red:
## cpu_design
module cpu_design (reset, clock, write_read, M_address, M_data_in, M_data_out,overflow,status);
input reset,clock;
input[7:0] M_data_in;
output reg write_read,overflow;
output reg [7:0] M_data_out;
output reg[11:0] M_address;
reg[15:0] IR;
reg[7:0] MDR;
reg[11:0] MAR,PC;
reg [7:0]R0;
reg [7:0]R1;
reg [7:0]R2;
reg [7:0]R3;
reg [7:0]A;
reg [8:0]F;
output reg[2:0] status;
parameter idle=4'b0000, load=4'b0001, move=4'b0010, add=4'b0011, sub=4'b0100, AND=4'b0101;
parameter OR=4'b0110, XOR=4'b0111, shrp=4'b1000, shlp=4'b1001, swap=4'b1010, jmp=4'b1011;
parameter jz=4'b1100, read=4'b1101, write=4'b1110, stop=4'b1111; 
always@(*)  
begin
	if((reset==1)&&(status==3)&&(IR[15:12]==write)) 
		write_read=1'b1; 
	else
		write_read=1'b0; 
	M_address=MAR;
	M_data_out=MDR;
	overflow=F[8]^F[7];
 end
always @(negedge clock or negedge reset) 
begin
	if(reset==1'b0)
	begin
		MAR<=12'b000000000000;
		status<=3'b000; 
	end
	else  
		case (status)
			3'b000: begin
						status<=3'b001;
						MAR<=PC;
  ...
make LEC_CHECK=0 ABC_AREA=0 CAP_MARGIN=40 CELL_PAD_IN_SITES_GLOBAL_PLACEMENT=0 CORE_MARGIN=9 CORE_UTILIZATION=21 CTS_CLUSTER_DIAMETER=155 CTS_CLUSTER_SIZE=60 GPL_ROUTABILITY_DRIVEN=0 GPL_TIMING_DRIVEN=1 HOLD_SLACK_MARGIN=0.22 MAX_ROUTING_LAYER=met5 MIN_ROUTING_LAYER=met1 PLACE_DENSITY_LB_ADDON=0.17 SETUP_SLACK_MARGIN=-0.08 SLEW_MARGIN=20 TNS_END_PERCENT=90 finish   # period 10.0 ns
run.sh (not shown) runs the stock make flow with config.mk's settings and CLKGATE_MAP_FILE=.
red: flow completed, timing, DRC and antenna clean
Input changes introduced in blue (baseline for comparison: red):
==> flow/config.mk <==
export PLATFORM = sky130hd
export DESIGN_NAME = cpu_design
export DESIGN_NICKNAME = cpu_design
export VERILOG_FILES = /design/flow/design.v
export SDC_FILE = /design/flow/constraint.sdc
export NUM_CORES = 4
export LEC_CHECK = 0
export CAP_MARGIN = 10
export CELL_PAD_IN_SITES_GLOBAL_PLACEMENT = 0
export CORE_MARGIN = 2
export CORE_UTILIZATION = 68
export CTS_CLUSTER_DIAMETER = 60
export CTS_CLUSTER_SIZE = 61
export GPL_ROUTABILITY_DRIVEN = 0
export GPL_TIMING_DRIVEN = 1
export MAX_ROUTING_LAYER = met4
export SLEW_MARGIN = 20
==> flow/constraint.sdc <==
create_clock -name core_clock -period 11.5 [get_ports {clock}]
set_input_delay 2.3000 -clock core_clock [delete_from_list [all_inputs] [get_ports {clock}]]
set_output_delay 2.3000 -clock core_clock [all_outputs]
set_load 0.01 [all_outputs]
[summary]
blue ended with every stage complete and zero timing, DRC or antenna violations. Comparing routed length on met2 for blue and red, the smaller number came from blue. From blue to red, number of logic inverters in the finished layout did not move at all. Setup slack ends up higher on blue.
Input changes introduced in green (baseline for comparison: blue):
==> flow/config.mk <==
export PLATFORM = sky130hd
export DESIGN_NAME = cpu_design
export DESIGN_NICKNAME = cpu_design
export VERILOG_FILES = /design/flow/design.v
export SDC_FILE = /design/flow/constraint.sdc
export NUM_CORES = 4
export LEC_CHECK = 0
export CAP_MARGIN = 20
export CORE_MARGIN = 2
export CORE_UTILIZATION = 40
export SLEW_MARGIN = 20
==> flow/constraint.sdc <==
create_clock -name core_clock -period 8.0 [get_ports {clock}]
set_input_delay 1.6000 -clock core_clock [delete_from_list [all_inputs] [get_ports {clock}]]
set_output_delay 1.6000 -clock core_clock [all_outputs]
set_load 0.01 [all_outputs]
## What came out
In the tables for blue and green, highest fanout seen on the critical path reads higher with blue. Diff blue -> green: pin count of the biggest net entering global routing now larger, actual slew at the worst max-slew pin now smaller, fraction of area in registers now smaller, final critical-path setup slack now smaller, count of plain and timing-repair buffers now larger. green vs. blue: via density per instance lost 11%; global routing met1 resource utilization lost 19 points; die size picked up an extra 68%; aggregate routed wire length picked up an extra about 9%.
#### Input delta (orange over green)
diff --git a/flow/config.mk b/flow/config.mk
--- a/flow/config.mk
+++ b/flow/config.mk
@@ -9 +9 @@
-export CORE_MARGIN = 2
+export CORE_MARGIN = 7
@@ -11 +11,2 @@
-export SLEW_MARGIN = 20
+export CTS_CLUSTER_SIZE = 48
+export SLEW_MARGIN = 40
--- outcome ---
- orange and green ended up with roughly the same area of the core region.
- Changes observed in orange relative to green: setup slack of the critical path after layout saw an increase; worst hold slack saw little to no change; routing usage on met3 saw little to no change.
- Of orange and green, the higher wire length after detailed routing belongs to orange.

* * *

Setup of fjord:
Starting RTL as in the previous note.
export LEC_CHECK = 0
export CAP_MARGIN = 20
export CELL_PAD_IN_SITES_GLOBAL_PLACEMENT = 0
export CORE_MARGIN = 2
export CORE_UTILIZATION = 70
export CTS_CLUSTER_DIAMETER = 155
export GPL_ROUTABILITY_DRIVEN = 1
export GPL_TIMING_DRIVEN = 1
export MAX_ROUTING_LAYER = met4
export PLACE_DENSITY = 0.64
export SLEW_MARGIN = 20
create_clock -name core_clock -period 8.06 [get_ports {clock}]
What ember does differently from fjord at the input level:
Settings: CORE_UTILIZATION: 70 -> 21; PLACE_DENSITY: 0.64 -> 0.9; TNS_END_PERCENT: unset -> 5; CORE_ASPECT_RATIO: unset -> 0.5; CTS_CLUSTER_SIZE: unset -> 95; GPL_ROUTABILITY_DRIVEN: 1 -> 0.
Results
Between ember and fjord, the non-clock buffer contribution to total cell area is higher for fjord.
ember vs fjord, instance count: ember higher
As far as number of port buffers goes, ember and fjord are indistinguishable; the numbers are identical.
Diff ember..fjord | cell count after synthesis | unchanged
[diff] final critical-path setup slack, ember relative to fjord: regression
From ember to fjord, synthesized area did not move at all.
Input-level comparison between indigo and ember:
Settings: CORE_ASPECT_RATIO removed (was 0.5); PLACE_DENSITY removed (was 0.9); MAX_ROUTING_LAYER changed from met4 to met5; TNS_END_PERCENT removed (was 5); PLACE_DENSITY_LB_ADDON newly set to 0.17; ABC_AREA newly set to 1; HOLD_SLACK_MARGIN newly set to 0.22; CTS_CLUSTER_SIZE changed from 95 to 60; CORE_MARGIN changed from 2 to 9; CAP_MARGIN changed from 20 to 40.
Results
- indigo | status: complete | timing, DRC, antenna: pass
- Routed wire in indigo totals more than in ember.
- Summary of indigo over ember: worst setup slack before clock tree synthesis now sits higher; final cell count now sits higher; final area now sits higher.
diff inputs: indigo => amber
Settings: a change of CORE_UTILIZATION from 21 to 70; a change of CTS_CLUSTER_DIAMETER from 155 to 60; a change of CORE_MARGIN from 9 to 2; a deleted HOLD_SLACK_MARGIN that had been 0.22; a change of MAX_ROUTING_LAYER from met5 to met4; a deleted ABC_AREA that had been 1; a deleted PLACE_DENSITY_LB_ADDON that had been 0.17; a change of CTS_CLUSTER_SIZE from 60 to 61; a change of CAP_MARGIN from 40 to 5; a change of the clock period (ns, I/O delays scaled along) from 8.06 to 11.5.
[summary]
The area of the mapped netlist in amber sits 1.5% below the value recorded for indigo. Diff amber..indigo | flip-flop count | unchanged. Global routing usage on met2 up 37 points in amber wrt indigo. Per the comparison of amber with indigo, die width fell by 48%; synthesized cell count fell by 24%. Setup slack: amber more than indigo. Diff indigo -> amber | fraction of the mapped netlist area in adder cells | increase of 0.21 points. Relative to indigo, the maximum number of pins on one net before global-route repair measured on amber has increased by a little under 10%.
Edits applied to the flow inputs when going from amber to tundra:
Settings: setting ABC_AREA to 1 for the first time; removing GPL_ROUTABILITY_DRIVEN (formerly 0); changing CORE_UTILIZATION from 70 to 72; removing GPL_TIMING_DRIVEN (formerly 1); removing CTS_CLUSTER_SIZE (formerly 61); removing CTS_CLUSTER_DIAMETER (formerly 60); changing CAP_MARGIN from 5 to 20; removing MAX_ROUTING_LAYER (formerly met4); removing CELL_PAD_IN_SITES_GLOBAL_PLACEMENT (formerly 0); changing the clock period (ns, I/O delays scaled along) from 11.5 to 9.75.
[summary]
- Going from amber to tundra, number of instances in the synthesized netlist picked up an extra 425; sum of met3 wire segment lengths after detailed routing picked up an extra 190 um; total track usage picked up an extra 3.1 points; wire length after detailed routing picked up an extra about 8%.
- Looking at library cell contributing the largest single delay on the critical path, the sky130_fd_sc_hd__dfrtn_1 result is from amber; the sky130_fd_sc_hd__clkdlybuf4s50_1 one comes from tundra.
- simple AND/OR/NAND/NOR gates as the main combinational cell family by area after synthesis was reported by tundra, and AND-OR/OR-AND gates by amber.
Edits applied to the flow inputs when going from tundra to zinc:
Settings: CORE_UTILIZATION: 72 -> 71; CTS_CLUSTER_SIZE: unset -> 97; CTS_CLUSTER_DIAMETER: unset -> 364; PLACE_DENSITY: unset -> 0.37; the clock period (ns, I/O delays scaled along): 9.75 -> 4.28.
zinc terminated abnormally: 5_1_grt reported GRT-0232. Per the comparison of zinc with tundra, total cell area at the placement stage grew by 9.1%; number of synthesized register bits held steady; horizontal die dimension higher; routability congestion estimate shows an increase of 3.0%. zinc vs. tundra: number of placed instances with taps included shows an increase of 6.7%; aoi/oai-family share of the synthesized area shows no meaningful change; placeable core area shows an increase of 110 um2; full die area shows an increase of 1.4%; HPWL after detailed placement shows an increase of about 5%. In the flow results for zinc and tundra, the worst setup timing slack at the placement stage is larger on tundra.
